tundra:
## CPU
module CPU(
				clk,
			  rst_n,
		   IO_stall,
         awid_m_inf,
       awaddr_m_inf,
       awsize_m_inf,
      awburst_m_inf,
        awlen_m_inf,
      awvalid_m_inf,
      awready_m_inf,
        wdata_m_inf,
        wlast_m_inf,
       wvalid_m_inf,
       wready_m_inf,
          bid_m_inf,
        bresp_m_inf,
       bvalid_m_inf,
       bready_m_inf,
         arid_m_inf,
       araddr_m_inf,
        arlen_m_inf,
       arsize_m_inf,
      arburst_m_inf,
      arvalid_m_inf,
      arready_m_inf, 
          rid_m_inf,
        rdata_m_inf,
        rresp_m_inf,
        rlast_m_inf,
       rvalid_m_inf,
       rready_m_inf 
);
For scale: about 3100 cells after synthesis, roughly 420 flip-flops, roughly 230 I/O pins, ~29000 um^2 of cells after synthesis.
Settings: LEC_CHECK=0, CAP_MARGIN=30, CORE_MARGIN=2, CORE_UTILIZATION=43, CTS_CLUSTER_DIAMETER=166, CTS_CLUSTER_SIZE=11, GPL_ROUTABILITY_DRIVEN=0, HOLD_SLACK_MARGIN=0.03, SETUP_SLACK_MARGIN=-0.12, SLEW_MARGIN=20, TNS_END_PERCENT=75; clock period 3.8 ns.
run.sh (not shown) runs the stock make flow with config.mk's settings and CLKGATE_MAP_FILE=.
From the logs: tundra reached the end of the flow and failed the layout checks with setup timing.
Relative to tundra, the following input files were edited for amber:
- putting PLACE_DENSITY at 0.66 where nothing was set
- clearing HOLD_SLACK_MARGIN, which used to be 0.03
- swapping 43 for 71 in CORE_UTILIZATION
- swapping 30 for 20 in CAP_MARGIN
- swapping 11 for 32 in CTS_CLUSTER_SIZE
- clearing SETUP_SLACK_MARGIN, which used to be -0.12
- clearing CTS_CLUSTER_DIAMETER, which used to be 166
- clearing GPL_ROUTABILITY_DRIVEN, which used to be 0
- clearing TNS_END_PERCENT, which used to be 75
- swapping 3.8 for 4.06 in the clock period (ns, I/O delays scaled along)
==> comparison <==
- amber finished every stage; the final checks, however, were not passed, the failures being setup timing.
- Fmax went down by a few percent going from tundra to amber.
- Final-layout clock buffer total: amber vs tundra down 10
- Diff tundra -> amber: number of non-clock buffers picked up an extra about 1.2%, total wirelength of the detailed-routed design picked up an extra 9.2 mm.
- Re worst setup slack after placement: tundra was lower than amber.
- amber ends up with a power after layout that is 0.070 mW higher than in tundra.
Input changes introduced in zinc (baseline for comparison: amber):
- CORE_UTILIZATION now 72, was 71
- CTS_CLUSTER_DIAMETER now 231, previously not set
- PLACE_DENSITY no longer set, was 0.66
- CTS_CLUSTER_SIZE now 15, was 32
- the clock period (ns, I/O delays scaled along) now 4.08, was 4.06
STATUS run=zinc STAGES=ALL_DONE FINAL_CHECKS=FAILED CAUSE=setup timing. amber and zinc ended up with nearly the same clock edge transition at the registers on the reported setup and hold paths. Between amber and zinc, the core utilization is higher for amber. Relative to amber, the count of clock-buffer cells in the layout measured on zinc has decreased by more than 10%. [zinc vs amber] time the worst path needs with I/O delays and setup: lower in zinc. amber -> zinc: via count normalized by instance count decreased slightly.

Starting RTL as in the previous note.
clock: 3.8 ns
lec_check: 0
cap_margin: 35
core_margin: 2
core_utilization: 43
cts_cluster_size: 11
gpl_routability_driven: 0
hold_slack_margin: 0.03
setup_slack_margin: -0.12
slew_margin: 20
tns_end_percent: 75
The baseline finished with negative setup slack left.
Edit:
- CAP_MARGIN: 35 -> 20
- CORE_UTILIZATION: 43 -> 72
- CTS_CLUSTER_SIZE: 11 -> unset
- GPL_ROUTABILITY_DRIVEN: 0 -> unset
- HOLD_SLACK_MARGIN: 0.03 -> unset
- PLACE_DENSITY: unset -> 0.67
- SETUP_SLACK_MARGIN: -0.12 -> unset
- TNS_END_PERCENT: 75 -> 5
- clock period: 3.8 -> 4.06 ns (I/O delays scaled with it)
Effect: The changed run produced a layout that fails on negative setup slack. Global-route usage came out higher by 22 points. Core utilization grows by 32 points. Total power went down by 7.8%. Sequential power is lower by 6.4%. Synthesized area does not change.
Edit:
- CTS_CLUSTER_SIZE: unset -> 37
- PLACE_DENSITY: 0.67 -> unset
- PLACE_DENSITY_LB_ADDON: unset -> 0.28
- SETUP_SLACK_MARGIN: unset -> 1.07
- clock period: 4.06 -> 3.64 ns (I/O delays scaled with it)
- The changed run finished with negative setup slack left
- clock skew came out lower by 0.013 ns
- cell area is higher by a few percent
- setup slack is worse by 0.55 ns
- register-to-register slack loses 0.55 ns
- sequential share of layout area drops by 0.87 points
- synthesized area is unchanged
Edit:
- CAP_MARGIN: 20 -> 5
- CTS_CLUSTER_DIAMETER: unset -> 231
- CTS_CLUSTER_SIZE: 37 -> 15
- PLACE_DENSITY_LB_ADDON: 0.28 -> unset
- SETUP_SLACK_MARGIN: 1.07 -> 1.03
- clock period: 3.64 -> 4.08 ns (I/O delays scaled with it)
The changed run finished with negative setup slack left.
Design area is lower by 2.7%.
Power is lower by 21%.
Die size stays the same.
Count of clock-buffer cells in the layout is lower by 16.
Clock power is lower by 33%.
Edit:
- CTS_CLUSTER_DIAMETER: 231 -> unset
- GPL_TIMING_DRIVEN: unset -> 1
- HOLD_SLACK_MARGIN: unset -> -0.1
- MAX_ROUTING_LAYER: unset -> met5
- SETUP_SLACK_MARGIN: 1.03 -> unset
- TNS_END_PERCENT: 5 -> 45
- clock period: 4.08 -> 4.38 ns (I/O delays scaled with it)
=> The new run finished with negative setup slack left; design area increases by 0.71%; sequential share of layout area decreases by 0.26 points; wire length decreases by 8.1%; non-clock buffer count decreases by 14.

Starting RTL as in the previous note.
clock: 5.87 ns
lec_check: 0
cap_margin: 25
cell_pad_in_sites_detail_placement: 2
cell_pad_in_sites_global_placement: 2
core_aspect_ratio: 1.17
core_margin: 2
core_utilization: 42
cts_cluster_size: 99
gpl_routability_driven: 0
gpl_timing_driven: 0
max_routing_layer: met5
place_density: 0.57
slew_margin: 35
tns_end_percent: 45
The baseline passed the timing, DRC and antenna checks.
Change:
- CAP_MARGIN: 25 -> 20
- CELL_PAD_IN_SITES_DETAIL_PLACEMENT: 2 -> not set
- CELL_PAD_IN_SITES_GLOBAL_PLACEMENT: 2 -> not set
- CORE_ASPECT_RATIO: 1.17 -> not set
- CORE_UTILIZATION: 42 -> 72
- CTS_CLUSTER_DIAMETER: not set -> 47
- CTS_CLUSTER_SIZE: 99 -> 48
- GPL_ROUTABILITY_DRIVEN: 0 -> not set
- GPL_TIMING_DRIVEN: 0 -> not set
- MAX_ROUTING_LAYER: met5 -> not set
- PLACE_DENSITY: 0.57 -> not set
- PLACE_DENSITY_LB_ADDON: not set -> 0.26
- TNS_END_PERCENT: 45 -> not set
- clock period: 5.87 -> 3.44 ns (I/O delays scaled with it)
=> The new run finished but fails on negative setup slack; die size went down by 41%; clock skew went down by 0.014 ns; count of clock-buffer cells in the layout drops by 15; non-clock buffer count falls by 90; global-route usage came out higher by 16 points; setup slack is worse by 2.0 ns; core utilization grows by 36 points; first-iteration DRC count climbs by 120%; synthesized area does not change; power increases by 65%; sequential share of layout area shrinks by 0.23 points.
Power is estimated from default activity; no workload was simulated.
